// adder_32bit
module adder_32bit(
    input clk,
    input rst,
    input [31:0] i_a,
    input [31:0] i_b,
    input i_vld,
    output reg [31:0] o_res,
    output reg o_res_vld,
    output reg overflow
);
wire [7:0] shift;
wire [23:0] al_man_a, al_man_b;
wire sign_a, sign_b, sign_res;
wire [7:0] exp_a, exp_b, exp_res;
wire [23:0] man_a, man_b, man_res;
wire [24:0] res;
wire operation_overflow;
assign sign_a = i_a[31];
assign sign_b = i_b[31];
assign exp_a = i_a[30:23];
assign exp_b = i_b[30:23];
assign man_a = (exp_a == 8'b0) ? {1'b0, i_a[22:0]} : {1'b1, i_a[22:0]};  
assign man_b = (exp_b == 8'b0) ? {1'b0, i_b[22:0]} : {1'b1, i_b[22:0]};
wire is_nan_a = ((exp_a == 8'b11111111) && (man_a[22:0] != 0));  
wire is_nan_b = ((exp_b == 8'b11111111) && (man_b[22:0] != 0));
wire is_inf_a = ((exp_a == 8'b11111111) && (man_a[22:0] == 0));
wire is_inf_b = ((exp_b == 8'b11111111) && (man_b[22:0] == 0));
wire is_zero_a = ((i_a[30:0] == 0));  
wire is_zero_b = ((i_b[30:0] == 0));
CompareAndShift32Bit u_CompareAndShift32Bit (
    .exp_a(exp_a),           
    .exp_b(exp_b),           
    .man_a(man_a),           
    .man_b(man_b),           
    .al_man_a(al_man_a),     
    .al_man_b(al_man_b),     
    .shift(shift)            
);
Addition32Bit u_Addition32Bit (
    .sign_a(sign_a),         
    .sign_b(sign_b),         
    .a(al_man_a),            
    .b(al_man_b),            
    .res(res),               
    .sign_res(sign_res)      
);
Normalization32Bit u_Normalization32Bit (
    .res(res),                                   
    .exp_base((exp_a > exp_b) ? exp_a : exp_b),  
    .man_res(man_res),                           
    .exp_res(exp_res),                           
    .overflow(operation_overflow)                
);
always @(posedge clk or posedge rst) begin
    if (rst) begin
        o_res <= 32'b0;
        o_res_vld <= 1'b0;
        overflow <= 1'b0;
    end else if (i_vld) begin
        if (is_nan_a || is_nan_b || (is_inf_a && is_inf_b && (sign_a != sign_b))) begin
            o_res <= 32'h7FC00000;  
            overflow <= 1'b1;
        end 
        else if (is_inf_a || is_inf_b) begin
            o_res <= is_inf_a ? i_a : i_b;  
            overflow <= 1'b1;
        end 
        else if (is_zero_a && is_zero_b) begin
            o_res <= 32'b0;  
            overflow <= 1'b0;
        end 
        else begin
  ...
For scale: roughly 3,700 cells after synthesis, ~100 I/O pins, ~24,000 µm² of cells after synthesis.
clock: 40.0 ns
lec_check: 0
cap_margin: 20
core_margin: 2
core_utilization: 40
cts_cluster_diameter: 116
gpl_routability_driven: 0
hold_slack_margin: 0.3
place_density_lb_addon: 0.15
slew_margin: 20
run.sh (not shown) runs the stock make flow with config.mk's settings and CLKGATE_MAP_FILE=.
Then changed:
- CORE_UTILIZATION: 40 -> 22
- CTS_CLUSTER_DIAMETER: 116 -> default
- GPL_ROUTABILITY_DRIVEN: 0 -> default
- HOLD_SLACK_MARGIN: 0.3 -> default
- PLACE_DENSITY_LB_ADDON: 0.15 -> default
- clock period: 40.0 -> 39.1 ns (I/O delays scaled with it)
What happened: The changed run finished with timing, DRC and antenna clean. Global-route usage shrinks by 11 points. Design area grows by a few percent. Clock-buffer cell count stays the same. Combinational power grows by a few percent. Setup slack loses 210 ps. Final cell count grows by about a fifth. Core utilization shrinks by 21 points.
Then changed:
- CORE_UTILIZATION: 22 -> 40
The new run finished clean. First-iteration DRC count came out higher by about 5%. Core utilization climbs by 21 points. Synthesized area does not change. Wire length decreases by about 8%.


adder_32bit again, from the RTL that the note above started with.
clock: 13.6 ns
lec_check: 0
abc_area: 1
cap_margin: 20
core_aspect_ratio: 1.38
core_margin: 2
core_utilization: 72
cts_cluster_diameter: 54
slew_margin: 20
The baseline did not get past 3_5_place_dp (DPL-0038).
Next try:
- ABC_AREA: 1 -> default
- CORE_ASPECT_RATIO: 1.38 -> default
- CORE_UTILIZATION: 72 -> 56
- CTS_CLUSTER_DIAMETER: 54 -> default
Outcome:
- With this change the flow never finished: it broke off in 5_1_grt
- die area went up by roughly a tenth
- area after synthesis went down by about a fifth
- synthesized cell count went down by a quarter to a third
Next try:
- CORE_UTILIZATION: 56 -> 61
- clock period: 13.6 -> 57.3 ns (I/O delays scaled with it)
What happened: Now the flow completed with no timing, DRC or antenna violations. Die size shrinks by a little under a tenth. Area after synthesis stays the same. Synthesized cell count stays the same.
Next try:
- CORE_UTILIZATION: 61 -> 50
- CTS_CLUSTER_SIZE: default -> 98
- clock period: 57.3 -> 35.4 ns (I/O delays scaled with it)
Effect:
- This time the run completed, yet does not pass: negative setup slack
- clock-buffer cell count rises by 1
- sequential cell count is unchanged
- combinational power rises to 2.5 times its value
- setup slack gets worse by 4.2 ns
- global-route usage falls by 1.3 points
- total power rises by well over a third
- routed wire length rises by a quarter to a third
- via count rises by about a fifth
Next try:
- CORE_UTILIZATION: 50 -> 40
- CTS_CLUSTER_SIZE: 98 -> default
- clock period: 35.4 -> 40.0 ns (I/O delays scaled with it)
- With this change the flow ran to the end with no violations
- sequential share of layout area increases by 0.62 points
- flip-flop count stays the same
- register-to-register slack improved by 4.6 ns
- worst setup slack gains 2.2 ns
- cell area is lower by 21%
- total power shrinks by 35%
- area after synthesis stays the same
Next try:
- CORE_UTILIZATION: 40 -> 65
- clock period: 40.0 -> 27.0 ns (I/O delays scaled with it)
Effect: With this change the flow ended with an error in 4_1_cts. Die size decreases by 38%. Synthesized area is unchanged. Synthesized cell count stays the same.


adder_32bit again, from the RTL that the note above started with.
Settings: LEC_CHECK=0, CAP_MARGIN=0, CELL_PAD_IN_SITES_GLOBAL_PLACEMENT=0, CORE_ASPECT_RATIO=0.92, CORE_MARGIN=2, CORE_UTILIZATION=71, CTS_CLUSTER_DIAMETER=355, CTS_CLUSTER_SIZE=34, GPL_ROUTABILITY_DRIVEN=0, HOLD_SLACK_MARGIN=-0.09, MIN_ROUTING_LAYER=met1, PLACE_DENSITY=0.65, SLEW_MARGIN=15; clock period 54.5 ns.
Edit:
CAP_MARGIN = 20   (was 0)
CORE_ASPECT_RATIO = 1.34   (was 0.92)
CORE_UTILIZATION = 56   (was 71)
CTS_CLUSTER_DIAMETER = default   (was 355)
CTS_CLUSTER_SIZE = default   (was 34)
HOLD_SLACK_MARGIN = -0.0   (was -0.09)
PLACE_DENSITY = default   (was 0.65)
clock period = 34.3 ns   (was 54.5 ns; I/O delays follow)
Result: The changed run did not get past 5_1_grt; area after synthesis does not change; die area rises by 26%; synthesized cell count stays the same.
Edit:
CELL_PAD_IN_SITES_GLOBAL_PLACEMENT = default   (was 0)
CORE_ASPECT_RATIO = default   (was 1.34)
CORE_UTILIZATION = 52   (was 56)
GPL_ROUTABILITY_DRIVEN = default   (was 0)
HOLD_SLACK_MARGIN = default   (was -0.0)
MIN_ROUTING_LAYER = default   (was met1)
SLEW_MARGIN = 20   (was 15)
clock period = 41.5 ns   (was 34.3 ns; I/O delays follow)
This time the run finished with timing, DRC and antenna clean.
Area after synthesis is unchanged.
Die size rises by 7.5%.
Synthesized cell count does not change.
No activity file was given, so power comes from the tool's default toggle rates.
